## run A
==> flow/design.v <==
module ALU (
    input [15:0] data1,
    input [15:0] data2,
    input [3:0] alu_op,  
    output reg [15:0] result
);
    always @(*) begin
        case (alu_op)
            4'b0000: result = data1 + data2;  
            4'b0001: result = data1 - data2;  
            4'b0010: result = data1 & data2;  
            4'b0011: result = data1 | data2;  
            4'b0100: result = data1 ^ data2;  
            4'b0101: result = ~data1;         
            4'b0110: result = data1 << data2[3:0];  
            4'b0111: result = data1 >> data2[3:0];  
            4'b1000: result = (data1 < data2) ? 16'b1 : 16'b0;  
            default: result = 16'b0;
        endcase
    end
endmodule
module Control_Unit (
    input [15:0] instr,
    output reg [3:0] alu_op,
    output reg mem_read,
    output reg mem_write,
    output reg reg_write,
    output reg [3:0] write_reg
);
    always @(*) begin
        case(instr[15:12])
            4'b0000: begin  
                alu_op = 4'b0000;
                mem_read = 1'b0;
                mem_write = 1'b0;
                reg_write = 1'b0;
                write_reg = 4'b0000;
            end
            4'b0001: begin  
                alu_op = 4'b0000;
                mem_read = 1'b0;
                mem_write = 1'b0;
                reg_write = 1'b1;
                write_reg = instr[11:8];
            end
            4'b0010: begin  
                alu_op = 4'b0001;
                mem_read = 1'b0;
                mem_write = 1'b0;
                reg_write = 1'b1;
                write_reg = instr[11:8];
            end
            4'b0011: begin  
                alu_op = 4'b0010;
                mem_read = 1'b0;
                mem_write = 1'b0;
                reg_write = 1'b1;
                write_reg = instr[11:8];
            end
            4'b0100: begin  
                alu_op = 4'b0011;
                mem_read = 1'b0;
                mem_write = 1'b0;
                reg_write = 1'b1;
                write_reg = instr[11:8];
            end
            4'b0101: begin  
                alu_op = 4'b0000;  
                mem_read = 1'b1;
                mem_write = 1'b0;
                reg_write = 1'b1;
                write_reg = instr[11:8];
            end
            4'b0110: begin  
                alu_op = 4'b0000;  
                mem_read = 1'b0;
                mem_write = 1'b1;
                reg_write = 1'b0;
                write_reg = 4'b0000;
            end
            default: begin
                alu_op = 4'b0000;
                mem_read = 1'b0;
                mem_write = 1'b0;
                reg_write = 1'b0;
                write_reg = 4'b0000;
            end
        endcase
    end
endmodule
module Register_File (
    input clk,
    input reset,
    input [3:0] read_reg1,
    input [3:0] read_reg2,
    input [3:0] write_reg,
    input [15:0] write_data,
    input reg_write,
    output [15:0] reg_data1,
    output [15:0] reg_data2
);
    reg [15:0] registers [0:15];
    integer i;
    always @(posedge clk or posedge reset) begin
        if(reset) begin
            for(i=0;i<16;i=i+1)
                registers[i]<=16'b0;
                end
        else if (reg_write) begin
            registers[write_reg] <= write_data;
        end
    end
    assign reg_data1 = registers[read_reg1];
    assign reg_data2 = registers[read_reg2];
endmodule
module Hazard_Detection_Unit (
    input [15:0] if_id_instr,
    input id_ex_mem_read,
    input [3:0] id_ex_write_reg,
    output reg hazard_detected
);
    always @(*) begin
        hazard_detected = (id_ex_mem_read &&
                           (id_ex_write_reg == if_id_instr[11:8] ||
                            id_ex_write_reg == if_id_instr[7:4]));
    end
endmodule
module CPU (
    input clk, 
    input reset, 
    output [15:0] pc, 
    input [15:0] instr, 
    output [15:0] alu_out, 
    output mem_read, 
    output mem_write, 
    input [15:0] mem_data
);
    reg [15:0] pc_reg;
    reg [15:0] if_id_instr;
    reg [15:0] id_ex_reg_data1, id_ex_reg_data2;
    reg [3:0] id_ex_alu_op;
    reg [15:0] id_ex_instr;
    reg id_ex_mem_read, id_ex_mem_write, id_ex_reg_write;
    reg [3:0] id_ex_write_reg;
    wire [15:0] alu_result;
    wire hazard_detected;
    wire [15:0] rf_reg_data1, rf_reg_data2;
    wire [3:0] alu_op;
    wire reg_write;
    wire [3:0] write_reg;
    wire [15:0] write_data;
    reg [15:0] ex_mem_alu_result;
    reg ex_mem_mem_read, ex_mem_mem_write, ex_mem_reg_write;
    reg [3:0] ex_mem_write_reg;
    always @(posedge clk or posedge reset) begin
        if (reset) begin
            pc_reg <= 0;
            if_id_instr <= 16'b0;
        end else if (!hazard_detected) begin
            pc_reg <= pc_reg + 1;
            if_id_instr <= instr;
        end
    end
    Control_Unit cu (
        .instr(if_id_instr), 
        .alu_op(alu_op), 
        .mem_read(mem_read), 
        .mem_write(mem_write), 
        .reg_write(reg_write), 
        .write_reg(write_reg)
    );
    Register_File rf (
        .clk(clk), 
        .reset(reset),
        .read_reg1(if_id_instr[11:8]), 
        .read_reg2(if_id_instr[7:4]), 
        .write_reg(ex_mem_write_reg), 
        .write_data(write_data), 
        .reg_write(ex_mem_reg_write), 
        .reg_data1(rf_reg_data1), 
        .reg_data2(rf_reg_data2)
    );
    ALU alu (
        .data1(id_ex_reg_data1), 
        .data2(id_ex_reg_data2), 
        .alu_op(id_ex_alu_op), 
        .result(alu_result)
    );
    Hazard_Detection_Unit hdu (
        .if_id_instr(if_id_instr),
        .id_ex_mem_read(id_ex_mem_read),
        .id_ex_write_reg(id_ex_write_reg),
        .hazard_detected(hazard_detected)
    );
    assign pc = pc_reg;
    assign alu_out = ex_mem_alu_result;
    always @(posedge clk or posedge reset) begin
        if (reset) begin
            id_ex_reg_data1 <= 16'b0;
            id_ex_reg_data2 <= 16'b0;
            id_ex_alu_op <= 4'b0;
            id_ex_instr <= 16'b0;
            id_ex_mem_read <= 1'b0;
            id_ex_mem_write <= 1'b0;
            id_ex_reg_write <= 1'b0;
            id_ex_write_reg <= 4'b0;
        end else if (!hazard_detected) begin
            id_ex_reg_data1 <= rf_reg_data1;
            id_ex_reg_data2 <= rf_reg_data2;
            id_ex_alu_op <= alu_op;
            id_ex_instr <= if_id_instr;
            id_ex_mem_read <= mem_read;
            id_ex_mem_write <= mem_write;
            id_ex_reg_write <= reg_write;
            id_ex_write_reg <= write_reg;
        end
    end
    always @(posedge clk or posedge reset) begin
        if (reset) begin
            ex_mem_alu_result <= 16'b0;
            ex_mem_mem_read <= 1'b0;
            ex_mem_mem_write <= 1'b0;
            ex_mem_reg_write <= 1'b0;
            ex_mem_write_reg <= 4'b0;
        end else begin
            ex_mem_alu_result <= alu_result;
            ex_mem_mem_read <= id_ex_mem_read;
            ex_mem_mem_write <= id_ex_mem_write;
            ex_mem_reg_write <= id_ex_reg_write;
            ex_mem_write_reg <= id_ex_write_reg;
        end
    end
    assign write_data = ex_mem_mem_read ? mem_data : ex_mem_alu_result;
endmodule
export LEC_CHECK = 0
export CAP_MARGIN = 0
export CORE_MARGIN = 2
export CORE_UTILIZATION = 72
export CTS_CLUSTER_DIAMETER = 299
export CTS_CLUSTER_SIZE = 82
export PLACE_DENSITY_LB_ADDON = 0.0
export SETUP_SLACK_MARGIN = 0.88
export SLEW_MARGIN = 20
export TNS_END_PERCENT = 70
create_clock -name core_clock -period 3.0 [get_ports {clk}]
run.sh (not shown) runs the stock make flow with config.mk's settings and CLKGATE_MAP_FILE=.
Run A failed in global routing with GRT-0232.
Setup changes, run A to run B
- TNS_END_PERCENT: 70 -> unset
- ABC_AREA: unset -> 1
- CTS_CLUSTER_DIAMETER: 299 -> unset
- CAP_MARGIN: 0 -> 20
- SETUP_SLACK_MARGIN: 0.88 -> 0.49
- PLACE_DENSITY_LB_ADDON: 0.0 -> 0.27
- CTS_CLUSTER_SIZE: 82 -> unset
- the clock period (ns, I/O delays scaled along): 3.0 -> 3.35
## What came out
Having completed the whole flow, run B delivered a layout that passed the timing, design-rule and antenna checks. Run B: sequential area share after synthesis 0.26 points below run A. Any difference in adder-cell area share of the yosys netlist between run A and run B is small enough to ignore. Chip area delta (run B − run A): unfavourable. Run A and run B ended up with roughly the same I/O pin total. Changes observed in run B relative to run A: number of post-CTS setup repair buffers moved down; number of H-tree branching levels now sits higher.
Changes in run C relative to run B:
- a change of SETUP_SLACK_MARGIN from 0.49 to 1.5
- a change of CORE_UTILIZATION from 72 to 40
- a deleted PLACE_DENSITY_LB_ADDON that had been 0.27
- a deleted ABC_AREA that had been 1
- a change of the clock period (ns, I/O delays scaled along) from 3.35 to 3.14
Findings:
Relative to run B, run C degrades die size.
Every stage of the flow completed for run C, and the final layout passed the timing, design-rule and antenna checks.
Wire length of the first global-routing pass on run C is up relative to run B.
Run C ends up with a routed metal-1 wirelength that is 9.8 mm higher than in run B.
--- input diff run C..run D ---
- CORE_UTILIZATION changed from 40 to 64
- SETUP_SLACK_MARGIN changed from 1.5 to 0.75
- the clock period (ns, I/O delays scaled along) changed from 3.14 to 2.54
Findings:
The log for run D ends in global routing with error GRT-0232, so the run never completed. Diff run C -> run D | total CTS buffers | decrease of 3. NOTE: full die area in run D falls short of that of run C. Initial standard-cell utilization of the core delta for run D relative to run C: 25 points higher.
